## PPU
module PPU (
    input clk,
    input rst,
    input i_en,
    input [32-1:0] data_in,
    input [11:0] scaling_factor,
    output logic[6:0] data_out,
    output logic valid,
    output logic [31:0] data_in_out
);
logic [32 - 1:0] relu_out;
logic [32:0] data_shift;
logic [7:0] data_quant;
logic [8:0] data_temp;
always @(*) begin
    relu_out = (data_in[32 - 1])? 32'd0 : data_in;
    /*verilator lint_off WIDTHEXPAND*/
    /*verilator lint_off WIDTHTRUNC*/
    data_shift = ({relu_out, 1'b0} / scaling_factor);
    /*verilator lint_on WIDTHTRUNC*/
    /*verilator lint_on WIDTHEXPAND*/
    data_temp = (data_shift > 127)? 254 : data_shift[8:0] + {8'b0, data_shift[0]};
end
always @(posedge clk) begin
    if(rst) begin
        valid <= 1'd0;
        data_out <= 7'd0;
        data_in_out <= 32'd0;
    end
    else begin
        valid <= i_en;
        data_out <= (i_en)? data_temp[7:1] : 7'd0;
        data_in_out <= data_in;
    end
end
endmodule
Size: about 3400 cells after synthesis, about 40 flip-flops, about 87 I/O pins, roughly 24000 um^2 of cells after synthesis.
clock: 98.5 ns
lec_check: 0
cap_margin: 20
core_margin: 2
core_utilization: 65
cts_cluster_diameter: 30
max_routing_layer: met4
slew_margin: 20
tns_end_percent: 5
run.sh (not shown) runs the stock make flow with config.mk's settings and CLKGATE_MAP_FILE=.
The baseline failed in global routing (5_1_grt) (GRT-0232).
Then changed:
CORE_UTILIZATION = 40   (was 65)
CTS_CLUSTER_DIAMETER = unset   (was 30)
MAX_ROUTING_LAYER = unset   (was met4)
TNS_END_PERCENT = unset   (was 5)
clock period = 120.0 ns   (was 98.5 ns; I/O delays follow)
Effect: The new run finished clean. Synthesized area is unchanged. Die size went up by well over a third. Synthesized cell count does not change.

* * *

== build 16 ==
PPU again, from the RTL that the note above started with.
clock: 103.0 ns
lec_check: 0
cap_margin: 20
core_margin: 2
core_utilization: 68
cts_cluster_size: 32
hold_slack_margin: -0.09
slew_margin: 20
tns_end_percent: 5
Status(build 16) = ERROR, stage = global routing (5_1_grt)
### build 16 -> build 62
- HOLD_SLACK_MARGIN: -0.09 -> unset
- TNS_END_PERCENT: 5 -> unset
- SLEW_MARGIN: 20 -> 5
- CTS_CLUSTER_SIZE: 32 -> unset
- the clock period (ns, I/O delays scaled along): 103.0 -> 120.0
==> results <==
Of build 62 and build 16, only build 16 fails to finish with a clean layout.
Status(build 16) = ERROR, stage = global routing (5_1_grt)
Comparing build 62 against build 16, there is no change at all in post-synthesis chip area from yosys.
Build 16 -> build 62: H-tree level count delta 0, exact match
Reported for build 62 and build 16, number of buffer cells added on primary ports turned out identical to the last digit.
Diff build 16..build 62 | sequential share of the synthesized area | unchanged
Any difference in synthesized cell count between build 16 and build 62 is small enough to ignore.
Summary of build 62 over build 16: instance area at placement has decreased; placed wire-length estimate has decreased; total of hold buffers inserted after clock tree synthesis has remained practically unchanged; pre-CTS setup slack has increased; post-synthesis mux area share has remained practically unchanged.
Here is what was changed in the inputs of build 32 compared with build 62.
- a change of CORE_UTILIZATION from 68 to 58
- a change of SLEW_MARGIN from 5 to 20
- a change of the clock period (ns, I/O delays scaled along) from 120.0 to 100.0
Notes after the runs:
Build 32 finished every stage; the final checks, however, were not passed, the failures being setup timing. Build 32 vs build 62, area overhead of the layout relative to synthesis went up by 29 points. Diff build 62 -> build 32 | clock transition at the register clock pins on the worst setup and hold paths after CTS | decrease of 0.02 ns. Route | build 32 vs build 62 | wire longer in build 32.
The inputs of build 94 differ from those of build 32 as listed below.
- swapping 58 for 68 in CORE_UTILIZATION
- putting CTS_CLUSTER_SIZE at 15 where nothing was set
- putting MAX_ROUTING_LAYER at met4 where nothing was set
- putting ABC_AREA at 1 where nothing was set
- swapping 100.0 for 70.9 in the clock period (ns, I/O delays scaled along)
Findings:
- As for a clean layout from build 32 and build 94, there is none.
- Diff build 32 -> build 94: full die area now larger; number of distinct library cell variants in the gate-level netlist after synthesis now smaller.
- Sequential element share of the synthesized area (higher): build 32
- In the flow results for build 32 and build 94, the share of synthesized cell area in and-or and or-and compound cells is smaller on build 94.
- In terms of height of the die, build 94 and build 32 differ only marginally.
- Lower post-synthesis chip area from yosys goes to build 32 over build 94.
- Build 94 vs build 32: fraction of synthesized cell area in xor and xnor cells up in build 94
- Post-synthesis cell count ended up 34% higher on build 94 than on build 32.
- [compare] base=build 32 new=build 94: number of cell instances after yosys synthesis +34%; floorplan net count +about 30%; summed instance area of the synthesized netlist moved up.

* * *

run 1:
Starting RTL as in the previous note.
Settings: LEC_CHECK=0, CAP_MARGIN=20, CORE_MARGIN=2, CORE_UTILIZATION=40, CTS_CLUSTER_DIAMETER=279, CTS_CLUSTER_SIZE=10, PLACE_DENSITY=0.79, SLEW_MARGIN=30; clock period 205.0 ns.
Input changes introduced in run 2 (baseline for comparison: run 1):
Settings: setting TNS_END_PERCENT to 5 for the first time; removing PLACE_DENSITY (formerly 0.79); setting HOLD_SLACK_MARGIN to -0.09 for the first time; removing CTS_CLUSTER_DIAMETER (formerly 279); removing CTS_CLUSTER_SIZE (formerly 10); changing SLEW_MARGIN from 30 to 20; changing CORE_UTILIZATION from 40 to 65; changing the clock period (ns, I/O delays scaled along) from 205.0 to 101.0.
Results
Although run 2 finished all stages, its layout failed final checks on negative setup slack.
Looking at worst-path cell with the longest stage delay, the sky130_fd_sc_hd__o31ai_1 result is from run 2; the sky130_fd_sc_hd__o311ai_1 one comes from run 1.
Source of the critical timing path = scaling_factor[1]: run 2; source of the critical timing path = scaling_factor[0]: run 1
The clock-buffer cell count was comparable across run 1 and run 2.
Diff run 1 and run 2: post-layout net count higher in run 2
Between run 1 and run 2, the die size is higher for run 1.
## Diff of input files: run 3 against run 2
Settings: removing HOLD_SLACK_MARGIN (formerly -0.09); removing TNS_END_PERCENT (formerly 5); changing CORE_UTILIZATION from 65 to 40; changing the clock period (ns, I/O delays scaled along) from 101.0 to 115.0.
### Flow results
Run 3 completed; timing, DRC and antenna clean
On number of buffers other than clock buffers in the final layout, the lower figure sits with run 3, not run 2.
The run with more routed wire is run 2, not run 3.
NOTE: fraction of the core area occupied by cells at floorplan in run 3 falls short of that of run 2
--- input diff run 3..run 4 ---
Settings: a change of CORE_UTILIZATION from 40 to 8; a change of the clock period (ns, I/O delays scaled along) from 115.0 to 150.0.
Findings:
Die width (run 3 / run 4): 0.45. For placed instance count, dividing the value from run 4 by the value from run 3 gives 1.7. Of run 4 and run 3, it is run 4 that has the lower sequential share of layout area. Re non-clock buffer count: run 4 is 198 down on run 3.

* * *

The RTL this note starts from:
==> flow/design.v <==
module PPU (
    input clk,
    input rst,
    input i_en,
    input [32-1:0] data_in,
    input [11:0] scaling_factor,
    output logic[6:0] data_out,
    output logic valid,
    output logic [31:0] data_in_out
);
logic [32 - 1:0] relu_out;
logic [32:0] data_shift;
logic [7:0] data_quant;
logic [8:0] data_temp;
always @(*) begin
    relu_out = (data_in[32 - 1])? 32'd0 : data_in;
    /*verilator lint_off WIDTHEXPAND*/
    /*verilator lint_off WIDTHTRUNC*/
    data_shift = ({relu_out, 1'b0} / scaling_factor);
    /*verilator lint_on WIDTHTRUNC*/
    /*verilator lint_on WIDTHEXPAND*/
    data_temp = (data_shift > 127)? 254 : data_shift[8:0] + {8'b0, data_shift[0]};
end
always @(posedge clk) begin
    if(rst) begin
        valid <= 1'd0;
        data_out <= 7'd0;
        data_in_out <= 32'd0;
    end
    else begin
        valid <= i_en;
        data_out <= (i_en)? data_temp[7:1] : 7'd0;
        data_in_out <= data_in;
    end
end
endmodule
Settings: LEC_CHECK=0, ABC_AREA=0, CAP_MARGIN=0, CORE_MARGIN=2, CORE_UTILIZATION=58, GPL_ROUTABILITY_DRIVEN=1, MIN_ROUTING_LAYER=met1, SLEW_MARGIN=40; clock period 147.0 ns.
Rerun with:
--- a/flow/config.mk
+++ b/flow/config.mk
@@ -8,7 +8,11 @@
 export ABC_AREA = 0
 export CAP_MARGIN = 0
+export CORE_ASPECT_RATIO = 0.5
 export CORE_MARGIN = 2
-export CORE_UTILIZATION = 58
+export CORE_UTILIZATION = 72
+export CTS_CLUSTER_SIZE = 35
 export GPL_ROUTABILITY_DRIVEN = 1
+export HOLD_SLACK_MARGIN = -0.1
 export MIN_ROUTING_LAYER = met1
+export PLACE_DENSITY = 0.64
 export SLEW_MARGIN = 40
==> flow/constraint.sdc (replaced) <==
create_clock -name core_clock -period 111.0 [get_ports {clk}]
set_input_delay 22.2000 -clock core_clock [delete_from_list [all_inputs] [get_ports {clk}]]
set_output_delay 22.2000 -clock core_clock [all_outputs]
set_load 0.01 [all_outputs]
After rerunning: The new run finished but fails on capacitance limit, slew limit, setup timing; via count is higher by about a fifth; global-route usage is higher by 7.2 points; routed wire length is higher by a quarter to a third; final area is higher by roughly a tenth; clock-buffer cell count is higher by 2; hold slack loses 7.2 ns; final cell count is higher by a few percent; worst setup slack loses 18 ns; utilization is higher by 27 points; synthesized cell count stays the same.
Rerun with:
==> flow/config.mk (replaced) <==
export PLATFORM = sky130hd
export DESIGN_NAME = PPU
export DESIGN_NICKNAME = PPU
export VERILOG_FILES = /design/flow/design.v
export SDC_FILE = /design/flow/constraint.sdc
export NUM_CORES = 4
export LEC_CHECK = 0
export ABC_AREA = 0
export CAP_MARGIN = 40
export CORE_MARGIN = 2
export CORE_UTILIZATION = 72
export GPL_ROUTABILITY_DRIVEN = 1
export MAX_ROUTING_LAYER = met4
export MIN_ROUTING_LAYER = met1
export PLACE_DENSITY = 0.65
export SLEW_MARGIN = 40
==> flow/constraint.sdc (replaced) <==
create_clock -name core_clock -period 110.0 [get_ports {clk}]
set_input_delay 22.0000 -clock core_clock [delete_from_list [all_inputs] [get_ports {clk}]]
set_output_delay 22.0000 -clock core_clock [all_outputs]
set_load 0.01 [all_outputs]
What happened: The new run ended with an error in global routing (5_1_grt) on GRT-0232. Die size hardly moves. Synthesized cell count is unchanged. Area after synthesis does not change.
Rerun with:
==> flow/config.mk (replaced) <==
export PLATFORM = sky130hd
export DESIGN_NAME = PPU
export DESIGN_NICKNAME = PPU
export VERILOG_FILES = /design/flow/design.v
export SDC_FILE = /design/flow/constraint.sdc
export NUM_CORES = 4
export LEC_CHECK = 0
export CAP_MARGIN = 20
export CORE_MARGIN = 2
export CORE_UTILIZATION = 69
export SLEW_MARGIN = 20
==> flow/constraint.sdc (replaced) <==
create_clock -name core_clock -period 115.0 [get_ports {clk}]
set_input_delay 23.0000 -clock core_clock [delete_from_list [all_inputs] [get_ports {clk}]]
set_output_delay 23.0000 -clock core_clock [all_outputs]
set_load 0.01 [all_outputs]
After rerunning: This time the run finished clean; area after synthesis is unchanged; die size climbs by 4.3%; synthesized cell count stays the same.

* * *

RTL: the design.v shown in full above, as it stands there.
export LEC_CHECK = 0
export CAP_MARGIN = 20
export CELL_PAD_IN_SITES_DETAIL_PLACEMENT = 1
export CORE_ASPECT_RATIO = 1.15
export CORE_MARGIN = 2
export CORE_UTILIZATION = 40
export CTS_CLUSTER_DIAMETER = 279
export CTS_CLUSTER_SIZE = 73
export GPL_TIMING_DRIVEN = 0
export HOLD_SLACK_MARGIN = 0.14
export MAX_ROUTING_LAYER = met4
export MIN_ROUTING_LAYER = met1
export PLACE_DENSITY = 0.79
export SETUP_SLACK_MARGIN = 5.0
export SLEW_MARGIN = 25
export TNS_END_PERCENT = 65
create_clock -name core_clock -period 205.0 [get_ports {clk}]
The first run never finished: it broke off in global routing with ODB-0269.
Then changed:
==> flow/config.mk (replaced) <==
export PLATFORM = sky130hd
export DESIGN_NAME = PPU
export DESIGN_NICKNAME = PPU
export VERILOG_FILES = /design/flow/design.v
export SDC_FILE = /design/flow/constraint.sdc
export NUM_CORES = 4
export LEC_CHECK = 0
export CAP_MARGIN = 20
export CORE_MARGIN = 2
export CORE_UTILIZATION = 65
export HOLD_SLACK_MARGIN = -0.1
export MAX_ROUTING_LAYER = met4
export SLEW_MARGIN = 20
export TNS_END_PERCENT = 5
==> flow/constraint.sdc (replaced) <==
create_clock -name core_clock -period 98.5 [get_ports {clk}]
set_input_delay 19.7000 -clock core_clock [delete_from_list [all_inputs] [get_ports {clk}]]
set_output_delay 19.7000 -clock core_clock [all_outputs]
set_load 0.01 [all_outputs]
- The changed run died in global routing with GRT-0232
- synthesized cell count is unchanged
- die area went down by 38%
- synthesized area stays the same
Then changed:
--- a/flow/config.mk
+++ b/flow/config.mk
@@ -7,0 +8 @@
+export ABC_AREA = 1
@@ -10,2 +11,2 @@
-export CORE_UTILIZATION = 65
-export HOLD_SLACK_MARGIN = -0.1
+export CORE_UTILIZATION = 72
+export CTS_CLUSTER_SIZE = 15
@@ -12,0 +14 @@
+export PLACE_DENSITY = 0.35
==> flow/constraint.sdc (replaced) <==
create_clock -name core_clock -period 70.9 [get_ports {clk}]
set_input_delay 14.1800 -clock core_clock [delete_from_list [all_inputs] [get_ports {clk}]]
set_output_delay 14.1800 -clock core_clock [all_outputs]
set_load 0.01 [all_outputs]
Result:
- The new run stopped in detailed placement on DPL-0038
- die area went up by 6.2%
- synthesized area went up by 18%
- synthesized cell count went up by 34%

* * *

RTL: the design.v shown in full above, as it stands there.
make LEC_CHECK=0 CAP_MARGIN=20 CORE_ASPECT_RATIO=1.15 CORE_MARGIN=2 CORE_UTILIZATION=40 CTS_CLUSTER_DIAMETER=279 CTS_CLUSTER_SIZE=10 HOLD_SLACK_MARGIN=0.14 MAX_ROUTING_LAYER=met4 MIN_ROUTING_LAYER=met1 PLACE_DENSITY=0.79 SETUP_SLACK_MARGIN=5.0 SLEW_MARGIN=25 TNS_END_PERCENT=65 finish   # period 205.0 ns
Then changed:
==> flow/config.mk (replaced) <==
export PLATFORM = sky130hd
export DESIGN_NAME = PPU
export DESIGN_NICKNAME = PPU
export VERILOG_FILES = /design/flow/design.v
export SDC_FILE = /design/flow/constraint.sdc
export NUM_CORES = 4
export LEC_CHECK = 0
export CAP_MARGIN = 20
export CORE_MARGIN = 2
export CORE_UTILIZATION = 57
export SLEW_MARGIN = 20
export TNS_END_PERCENT = 5
==> flow/constraint.sdc (replaced) <==
create_clock -name core_clock -period 98.5 [get_ports {clk}]
set_input_delay 19.7000 -clock core_clock [delete_from_list [all_inputs] [get_ports {clk}]]
set_output_delay 19.7000 -clock core_clock [all_outputs]
set_load 0.01 [all_outputs]
=> With this change the flow finished but fails on negative setup slack. Sequential cell count does not change. Setup slack gets worse by 63 ns. Routed wire length climbs by a quarter to a third. Global-route usage climbs by 18 points. Non-clock buffer count climbs by 677.
Then changed:
--- a/flow/config.mk
+++ b/flow/config.mk
@@ -8,5 +8,7 @@
 export CAP_MARGIN = 20
 export CORE_MARGIN = 2
-export CORE_UTILIZATION = 57
+export CORE_UTILIZATION = 65
+export CTS_CLUSTER_DIAMETER = 28
+export MAX_ROUTING_LAYER = met4
 export SLEW_MARGIN = 20
 export TNS_END_PERCENT = 5
Outcome:
- With this change the flow aborted during global routing (5_1_grt), error GRT-0232
- synthesized area is unchanged
- die size goes down by 12%
- synthesized cell count is unchanged

* * *

== run A ==
Starts from the design.v that is shown in full above.
make LEC_CHECK=0 ABC_AREA=0 CAP_MARGIN=0 CORE_MARGIN=2 CORE_UTILIZATION=72 CTS_CLUSTER_SIZE=35 GPL_ROUTABILITY_DRIVEN=1 HOLD_SLACK_MARGIN=-0.1 MIN_ROUTING_LAYER=met1 PLACE_DENSITY_LB_ADDON=0.21 SLEW_MARGIN=40 finish   # period 123.0 ns
The following lists how run B was set up differently from run A:
- HOLD_SLACK_MARGIN removed (was -0.1)
- GPL_ROUTABILITY_DRIVEN changed from 1 to 0
- CTS_CLUSTER_SIZE removed (was 35)
- TNS_END_PERCENT newly set to 5
- CORE_ASPECT_RATIO newly set to 0.5
- PLACE_DENSITY newly set to 0.67
- CORE_UTILIZATION changed from 72 to 64
- PLACE_DENSITY_LB_ADDON removed (was 0.21)
- the clock period (ns, I/O delays scaled along) changed from 123.0 to 182.0
[summary]
- Run B vs. run A: final layout net count went down by 1.3%.
- Taking run A as the reference, in run B number of ports placed on the die boundary saw little to no change; die area saw an increase; area of all placed cells without fillers saw a decrease; relative area of clock buffers and inverters in the final design saw little to no change; total number of clock tree sinks saw little to no change.
- | clock slew at the register clock pins of the worst setup and hold paths | run A vs run B | ≈ equal |
- Run A -> run B: number of clock buffers in the layout delta 0, exact match
- In run B, worst setup slack is higher than in run A.
### run B -> run C
- an added HOLD_SLACK_MARGIN of -0.1
- a change of PLACE_DENSITY from 0.67 to 0.64
- a change of GPL_ROUTABILITY_DRIVEN from 0 to 1
- a deleted TNS_END_PERCENT that had been 5
- a change of CORE_UTILIZATION from 64 to 72
- an added CTS_CLUSTER_SIZE of 35
- a deleted CORE_ASPECT_RATIO that had been 0.5
- a change of the clock period (ns, I/O delays scaled along) from 182.0 to 110.0
Results
Seen in the log of run C: GRT-0232 during 5_1_grt, after which the run never completed. Comparing run C and run B, the higher die footprint is on run B. Of run C and run B, the run reporting the lower initial core utilization was run B. Proportion of synthesized chip area in sequential cells came out exactly the same in run C and run B. Per-instance average area after synthesis: run B vs run C identical. Run C vs run B, row count went up by 17. Compared with run B, run C degrades pre-CTS setup slack. Comparing run B against run C, there is no change at all in number of H-tree branching levels. Run C against run B: core outline area down 10%; half-perimeter wire length after placement moved up. Run C: placed instance area higher than run B.
